v6:
==> flow/design.v (excerpt) <==
module reuleaux(input logic clk, input logic rst_n, input logic [2:0] colour,
                input logic [7:0] centre_x, input logic [6:0] centre_y, input logic [7:0] diameter,
                input logic start, output logic done,
                output logic [7:0] vga_x, output logic [6:0] vga_y,
                output logic [2:0] vga_colour, output logic vga_plot);
Settings: LEC_CHECK=0, ABC_AREA=1, CAP_MARGIN=20, CORE_MARGIN=10, CORE_UTILIZATION=40, CTS_CLUSTER_DIAMETER=74, CTS_CLUSTER_SIZE=99, PLACE_DENSITY=0.86, SETUP_SLACK_MARGIN=-0.55, SLEW_MARGIN=20, TNS_END_PERCENT=5; clock period 34.0 ns.
run.sh (not shown) runs the stock make flow with config.mk's settings and CLKGATE_MAP_FILE=.
Per the final summary, v6 finished and its layout is clean on timing, DRC and antenna.
Changes in v7 relative to v6:
==> flow/config.mk <==
export PLATFORM = sky130hd
export DESIGN_NAME = reuleaux
export DESIGN_NICKNAME = reuleaux
export VERILOG_FILES = /design/flow/design.v
export SDC_FILE = /design/flow/constraint.sdc
export NUM_CORES = 4
export LEC_CHECK = 0
export ABC_AREA = 1
export CAP_MARGIN = 5
export CORE_MARGIN = 10
export CORE_UTILIZATION = 40
export CTS_CLUSTER_DIAMETER = 324
export CTS_CLUSTER_SIZE = 99
export PLACE_DENSITY_LB_ADDON = 0.28
export SETUP_SLACK_MARGIN = -0.55
export SLEW_MARGIN = 20
export TNS_END_PERCENT = 5
Findings:
Wire length on met1 was higher in the run labelled v7. v7 -> v6: clock buffer count from CTS flat.


wip/lagoon:
reuleaux again, from the RTL that the note above started with.
make LEC_CHECK=0 ABC_AREA=1 CAP_MARGIN=5 CORE_ASPECT_RATIO=1.58 CORE_MARGIN=2 CORE_UTILIZATION=72 CTS_CLUSTER_DIAMETER=201 PLACE_DENSITY_LB_ADDON=0.24 SETUP_SLACK_MARGIN=-2.0 SLEW_MARGIN=20 finish   # period 27.1 ns
Layout checks on wip/lagoon: not met. Flow itself completed; violations: setup timing.
The inputs of wip/cedar differ from those of wip/lagoon as listed below.
# wip/lagoon
export LEC_CHECK = 0
export ABC_AREA = 1
export CAP_MARGIN = 5
export CORE_ASPECT_RATIO = 1.58
export CORE_MARGIN = 2
export CORE_UTILIZATION = 72
export CTS_CLUSTER_DIAMETER = 201
export PLACE_DENSITY_LB_ADDON = 0.24
export SETUP_SLACK_MARGIN = -2.0
export SLEW_MARGIN = 20
create_clock -name core_clock -period 27.1 [get_ports {clk}]
# wip/cedar
export LEC_CHECK = 0
export CAP_MARGIN = 20
export CORE_MARGIN = 2
export CORE_UTILIZATION = 35
export SLEW_MARGIN = 20
create_clock -name core_clock -period 33.4 [get_ports {clk}]
Results
- Completing all stages was not enough for wip/lagoon: its layout failed the final checks because of setup timing.
- wip/cedar closes out successfully: all stages finished, all timing, DRC and antenna checks passed.
- The global-route usage in wip/cedar sits 24 points below the value recorded for wip/lagoon.
- Reported for wip/cedar and wip/lagoon, clock sink count turned out identical to the last digit.
- Diff wip/cedar..wip/lagoon | number of buffers inserted by post-CTS setup repair | unchanged
- The number of resized instances in the post-cts repair step in wip/cedar was higher than what wip/lagoon gave.
- Post-synthesis cell count, wip/cedar vs wip/lagoon: down by more than 10%
- Comparing wip/cedar and wip/lagoon, share of cell area taken by flip-flops and latches is lower on wip/lagoon.
### wip/cedar -> wip/nickel
# wip/cedar
export LEC_CHECK = 0
export CAP_MARGIN = 20
export CORE_MARGIN = 2
export CORE_UTILIZATION = 35
export SLEW_MARGIN = 20
create_clock -name core_clock -period 33.4 [get_ports {clk}]
# wip/nickel
export LEC_CHECK = 0
export ABC_AREA = 1
export CAP_MARGIN = 20
export CORE_ASPECT_RATIO = 0.51
export CORE_MARGIN = 2
export CORE_UTILIZATION = 72
export PLACE_DENSITY_LB_ADDON = 0.21
export SLEW_MARGIN = 20
create_clock -name core_clock -period 26.6 [get_ports {clk}]
==> results <==
wip/nickel did not make it past global routing, where a tool error ended it. The placed instance count in wip/cedar is 0.842 times that in wip/nickel. Looking at post-CTS repair timing setup buffer count, wip/nickel sits 12 higher than wip/cedar does. Relative to wip/cedar, die boundary height decreased by 49% in wip/nickel. In the reports for wip/nickel and wip/cedar, the smaller post-synthesis cell area belongs to wip/cedar.
Input changes introduced in wip/sierra (baseline for comparison: wip/nickel):
# wip/nickel
export LEC_CHECK = 0
export ABC_AREA = 1
export CAP_MARGIN = 20
export CORE_ASPECT_RATIO = 0.51
export CORE_MARGIN = 2
export CORE_UTILIZATION = 72
export PLACE_DENSITY_LB_ADDON = 0.21
export SLEW_MARGIN = 20
create_clock -name core_clock -period 26.6 [get_ports {clk}]
# wip/sierra
export LEC_CHECK = 0
export CAP_MARGIN = 20
export CORE_MARGIN = 2
export CORE_UTILIZATION = 68
export SETUP_SLACK_MARGIN = -0.34
export SLEW_MARGIN = 20
create_clock -name core_clock -period 24.4 [get_ports {clk}]
==> results <==
- The flow completed for wip/sierra, but it is not clean: the layout still shows setup timing.
- Chip area estimate from yosys synthesis in wip/sierra is about 3.2% lower than in wip/nickel
- Any difference in share of synthesized registers carrying an async set or reset between wip/nickel and wip/sierra is small enough to ignore.
- Diff wip/nickel..wip/sierra | number of buffers added on ports | unchanged
- Cmp wip/nickel and wip/sierra / overall chip area / lower: wip/nickel
- Going from wip/nickel to wip/sierra, the number of distinct library cells after synthesis was found to have gone up by about 70%.
- Largest family of logic cells by area = AND-OR/OR-AND gates: wip/sierra; largest family of logic cells by area = simple AND/OR/NAND/NOR gates: wip/nickel
- For the share of cell area taken by muxes after synthesis, wip/sierra came in 1.6 points higher than wip/nickel did.
diff inputs: wip/sierra => wip/delta
# wip/sierra
export LEC_CHECK = 0
export CAP_MARGIN = 20
export CORE_MARGIN = 2
export CORE_UTILIZATION = 68
export SETUP_SLACK_MARGIN = -0.34
export SLEW_MARGIN = 20
create_clock -name core_clock -period 24.4 [get_ports {clk}]
# wip/delta
export LEC_CHECK = 0
export ABC_AREA = 1
export CAP_MARGIN = 20
export CORE_MARGIN = 2
export CORE_UTILIZATION = 72
export SLEW_MARGIN = 20
create_clock -name core_clock -period 35.2 [get_ports {clk}]
==> results <==
Initial antenna violation count down 14 in wip/delta wrt wip/sierra. wip/delta: total of cells resized after clock tree synthesis lower than wip/sierra. Relative to wip/sierra, wire length of the first global-routing pass decreased by 17% in wip/delta. Having completed the whole flow, wip/delta delivered a layout that passed the timing, DRC and antenna checks.


Starting RTL as in the previous note.
// reuleaux
module reuleaux(input logic clk, input logic rst_n, input logic [2:0] colour,
                input logic [7:0] centre_x, input logic [6:0] centre_y, input logic [7:0] diameter,
                input logic start, output logic done,
                output logic [7:0] vga_x, output logic [6:0] vga_y,
                output logic [2:0] vga_colour, output logic vga_plot);
==> flow/config.mk <==
export PLATFORM = sky130hd
export DESIGN_NAME = reuleaux
export DESIGN_NICKNAME = reuleaux
export VERILOG_FILES = /design/flow/design.v
export SDC_FILE = /design/flow/constraint.sdc
export NUM_CORES = 4
export LEC_CHECK = 0
export ABC_AREA = 1
export CAP_MARGIN = 5
export CORE_MARGIN = 2
export CORE_UTILIZATION = 72
export CTS_CLUSTER_DIAMETER = 317
export CTS_CLUSTER_SIZE = 14
export HOLD_SLACK_MARGIN = 0.23
export PLACE_DENSITY_LB_ADDON = 0.02
export SETUP_SLACK_MARGIN = 0.43
export SLEW_MARGIN = 20
==> flow/constraint.sdc <==
create_clock -name core_clock -period 4.85 [get_ports {clk}]
set_input_delay 0.9700 -clock core_clock [delete_from_list [all_inputs] [get_ports {clk}]]
set_output_delay 0.9700 -clock core_clock [all_outputs]
set_load 0.01 [all_outputs]
The baseline never finished: it broke off in clock tree synthesis (4_1_cts) on DPL-0033.
Then changed:
==> flow/config.mk (replaced) <==
export PLATFORM = sky130hd
export DESIGN_NAME = reuleaux
export DESIGN_NICKNAME = reuleaux
export VERILOG_FILES = /design/flow/design.v
export SDC_FILE = /design/flow/constraint.sdc
export NUM_CORES = 4
export LEC_CHECK = 0
export ABC_AREA = 1
export CAP_MARGIN = 20
export CORE_MARGIN = 2
export CORE_UTILIZATION = 72
export PLACE_DENSITY_LB_ADDON = 0.21
export SLEW_MARGIN = 20
==> flow/constraint.sdc (replaced) <==
create_clock -name core_clock -period 23.1 [get_ports {clk}]
set_input_delay 4.6200 -clock core_clock [delete_from_list [all_inputs] [get_ports {clk}]]
set_output_delay 4.6200 -clock core_clock [all_outputs]
set_load 0.01 [all_outputs]
This time the run did not get past global routing (5_1_grt).
Synthesized cell count stays the same.
Die area does not change.
Area after synthesis stays the same.


reuleaux again, from the RTL that the note above started with.
make LEC_CHECK=0 CAP_MARGIN=20 CORE_ASPECT_RATIO=0.51 CORE_MARGIN=6 CORE_UTILIZATION=60 CTS_CLUSTER_DIAMETER=123 MAX_ROUTING_LAYER=met4 SETUP_SLACK_MARGIN=5.0 SLEW_MARGIN=10 finish   # period 26.5 ns
The starting point completed and failed the layout checks on setup timing.
Rerun with:
Settings changed: CORE_ASPECT_RATIO 0.51 to 0.5, CORE_MARGIN 6 to 8, CTS_CLUSTER_DIAMETER 123 to unset, HOLD_SLACK_MARGIN set to 0.3, MAX_ROUTING_LAYER met4 to unset, SETUP_SLACK_MARGIN 5.0 to -2.0, SLEW_MARGIN 10 to 20.
Clock period 26.5 ns to 42.8 ns, I/O delays scaled along.
What happened:
- Now the flow produced a clean layout
- wire length decreases by 15%
- via count is lower by 14%
- hold slack stays flat
- setup slack gains 4.0 ns
- cell count goes down by 15%
- synthesized area does not change
- core utilization shrinks by 18 points
- sequential share of layout area rose by 3.4 points
Rerun with:
Settings changed: ABC_AREA set to 1, CORE_UTILIZATION 60 to 30, CTS_CLUSTER_DIAMETER set to 74, CTS_CLUSTER_SIZE set to 97, HOLD_SLACK_MARGIN 0.3 to unset, PLACE_DENSITY set to 0.87, SETUP_SLACK_MARGIN -2.0 to unset.
The new run finished clean.
Cell area goes up by a few percent.
Non-clock buffer count goes down by 12.
Worst hold slack degrades by 0.0061 ns.
Critical path depth goes up by 41.
Clock-buffer cell count goes up by 2.
Maximum frequency goes up by roughly a tenth.
Sequential share of layout area goes down by 1.0 points.
Final cell count goes up by well over a third.


reuleaux again, from the RTL that the note above started with.
clock: 42.7 ns
lec_check: 0
abc_area: 1
cap_margin: 15
cell_pad_in_sites_detail_placement: 1
core_aspect_ratio: 0.51
core_margin: 6
core_utilization: 64
cts_cluster_diameter: 123
cts_cluster_size: 59
max_routing_layer: met4
slew_margin: 10
The baseline aborted during 3_5_place_dp on DPL-0033.
Rerun with:
==> flow/config.mk (replaced) <==
export PLATFORM = sky130hd
export DESIGN_NAME = reuleaux
export DESIGN_NICKNAME = reuleaux
export VERILOG_FILES = /design/flow/design.v
export SDC_FILE = /design/flow/constraint.sdc
export NUM_CORES = 4
export LEC_CHECK = 0
export CAP_MARGIN = 20
export CELL_PAD_IN_SITES_DETAIL_PLACEMENT = 1
export CORE_MARGIN = 2
export CORE_UTILIZATION = 40
export HOLD_SLACK_MARGIN = 0.07
export MAX_ROUTING_LAYER = met4
export SLEW_MARGIN = 20
==> flow/constraint.sdc (replaced) <==
create_clock -name core_clock -period 34.0 [get_ports {clk}]
set_input_delay 6.8000 -clock core_clock [delete_from_list [all_inputs] [get_ports {clk}]]
set_output_delay 6.8000 -clock core_clock [all_outputs]
set_load 0.01 [all_outputs]
- This time the run went through all stages and came out clean
- synthesized area falls by 3.2%
- die area grows by 43%
- synthesized cell count shrinks by 21%
Rerun with:
==> flow/config.mk (replaced) <==
export PLATFORM = sky130hd
export DESIGN_NAME = reuleaux
export DESIGN_NICKNAME = reuleaux
export VERILOG_FILES = /design/flow/design.v
export SDC_FILE = /design/flow/constraint.sdc
export NUM_CORES = 4
export LEC_CHECK = 0
export ABC_AREA = 1
export CAP_MARGIN = 20
export CORE_MARGIN = 10
export CORE_UTILIZATION = 54
export CTS_CLUSTER_DIAMETER = 313
export CTS_CLUSTER_SIZE = 99
export SETUP_SLACK_MARGIN = -0.55
export SLEW_MARGIN = 20
export TNS_END_PERCENT = 5
Effect:
- The new run completed without violations
- synthesized cell count rose by 27%
- flip-flop count stays the same
- worst setup slack improved by 0.56 ns
- register-to-register slack got worse by 0.14 ns
- first-iteration DRC count rose by 43%
- area after synthesis rose by 3.3%
- maximum frequency rose by 1.7%
- cell count rose by 17%
Rerun with:
==> flow/config.mk (replaced) <==
export PLATFORM = sky130hd
export DESIGN_NAME = reuleaux
export DESIGN_NICKNAME = reuleaux
export VERILOG_FILES = /design/flow/design.v
export SDC_FILE = /design/flow/constraint.sdc
export NUM_CORES = 4
export LEC_CHECK = 0
export ABC_AREA = 1
export CAP_MARGIN = 0
export CELL_PAD_IN_SITES_GLOBAL_PLACEMENT = 2
export CORE_ASPECT_RATIO = 1.39
export CORE_MARGIN = 2
export CORE_UTILIZATION = 51
export CTS_CLUSTER_DIAMETER = 158
export GPL_ROUTABILITY_DRIVEN = 0
export MIN_ROUTING_LAYER = met2
export PLACE_DENSITY_LB_ADDON = 0.11
export SLEW_MARGIN = 20
Result:
- This time the run stopped in 3_1_place_gp_skip_io
- area after synthesis is unchanged
- synthesized cell count does not change
- die area shrinks by 6.8%
Rerun with:
==> flow/config.mk (replaced) <==
export PLATFORM = sky130hd
export DESIGN_NAME = reuleaux
export DESIGN_NICKNAME = reuleaux
export VERILOG_FILES = /design/flow/design.v
export SDC_FILE = /design/flow/constraint.sdc
export NUM_CORES = 4
export LEC_CHECK = 0
export ABC_AREA = 0
export CAP_MARGIN = 20
export CORE_MARGIN = 10
export CORE_UTILIZATION = 40
export CTS_CLUSTER_DIAMETER = 324
export CTS_CLUSTER_SIZE = 99
export SETUP_SLACK_MARGIN = -0.55
export SLEW_MARGIN = 20
export TNS_END_PERCENT = 5
What happened:
- Now the flow completed with no timing, DRC or antenna violations
- die area climbs by about 38%
- synthesized area drops by about 3.2%
- synthesized cell count drops by 21%


Setup of job 9510:
Starting RTL as in the previous note.
==> flow/design.v (excerpt) <==
module reuleaux(input logic clk, input logic rst_n, input logic [2:0] colour,
                input logic [7:0] centre_x, input logic [6:0] centre_y, input logic [7:0] diameter,
                input logic start, output logic done,
                output logic [7:0] vga_x, output logic [6:0] vga_y,
                output logic [2:0] vga_colour, output logic vga_plot);
localparam RESET = 4'b0000;
localparam CIRCLE_1 = 4'b0001;
localparam CIRCLE_2 = 4'b0010;
localparam CIRCLE_3 = 4'b0011;
localparam DONE = 4'b0100;
logic [7:0] corner_x1, corner_y1, corner_x2, corner_y2, corner_x3, corner_y3;
logic circle_1_start, circle_2_start, circle_3_start, circle_1_done, circle_2_done, circle_3_done, circle_1_plot, circle_2_plot, circle_3_plot; 
logic [7:0] circle_1_x, circle_2_x, circle_3_x;
logic [6:0] circle_1_y, circle_2_y, circle_3_y;
logic [3:0] state, next_state;
logic [2:0] circle_1_colour_out, circle_2_colour_out, circle_3_colour_out;
assign vga_colour = colour; 
assign corner_x1 = centre_x + (diameter / 2); 
assign corner_y1 = centre_y + (((diameter * 978122)/564719)/6);
assign corner_x2 = centre_x - (diameter / 2);
assign corner_y2 = centre_y + (((diameter * 978122)/564719)/6);
assign corner_x3 = centre_x;
assign corner_y3 = centre_y - (((diameter * 978122)/564719)/3);
circle circle_1(.clk(clk), .rst_n(rst_n),  .colour(colour),
  ...
Settings: LEC_CHECK=0, CAP_MARGIN=20, CORE_ASPECT_RATIO=0.5, CORE_MARGIN=8, CORE_UTILIZATION=30, CTS_CLUSTER_DIAMETER=362, CTS_CLUSTER_SIZE=97, SLEW_MARGIN=20; clock period 42.8 ns.
Job 9510 finished all stages; the layout is clean.
### job 9510 -> job 2858
Settings: a deleted CTS_CLUSTER_DIAMETER that had been 362; a deleted CTS_CLUSTER_SIZE that had been 97; a change of CORE_UTILIZATION from 30 to 60.
Notes after the runs:
The timing endpoint of the critical path comes out vga_x[0] in one run and vga_x[3] in the other, namely in job 9510 and job 2858 respectively.
Re post-synthesis adder-cell area fraction: no difference whatsoever between job 9510 and job 2858.
Job 2858 improves on job 9510 in half-perimeter wire length after detailed placement.
Between job 2858 and job 9510, it is job 2858 whose final worst hold slack is higher, by 0.0063 ns.
Job 9510 -> job 2858: final cell count decreased by more than 10%
Compared with job 9510, job 2858 shows sequential share of layout area higher by 0.42 points.
Total non-filler cell area in the finished layout improves in job 2858 relative to job 9510.
[inputs] job 4253 vs job 2858
Settings: CORE_MARGIN: 8 -> 2; SETUP_SLACK_MARGIN: unset -> 5.0; CORE_UTILIZATION: 60 -> 61; CORE_ASPECT_RATIO: 0.5 -> unset; the clock period (ns, I/O delays scaled along): 42.8 -> 20.3.
## What came out
- Nothing crashed in job 4253 and all stages finished; the problem is that the final layout failed, the offending checks being negative setup slack.
- Diff job 2858 -> job 4253 | multi-input logic area | up by a little under 10%
- Against job 2858, total wire length in job 4253 rose by more than 10%.
- Re sequential share of layout area: job 2858 was higher than job 4253.
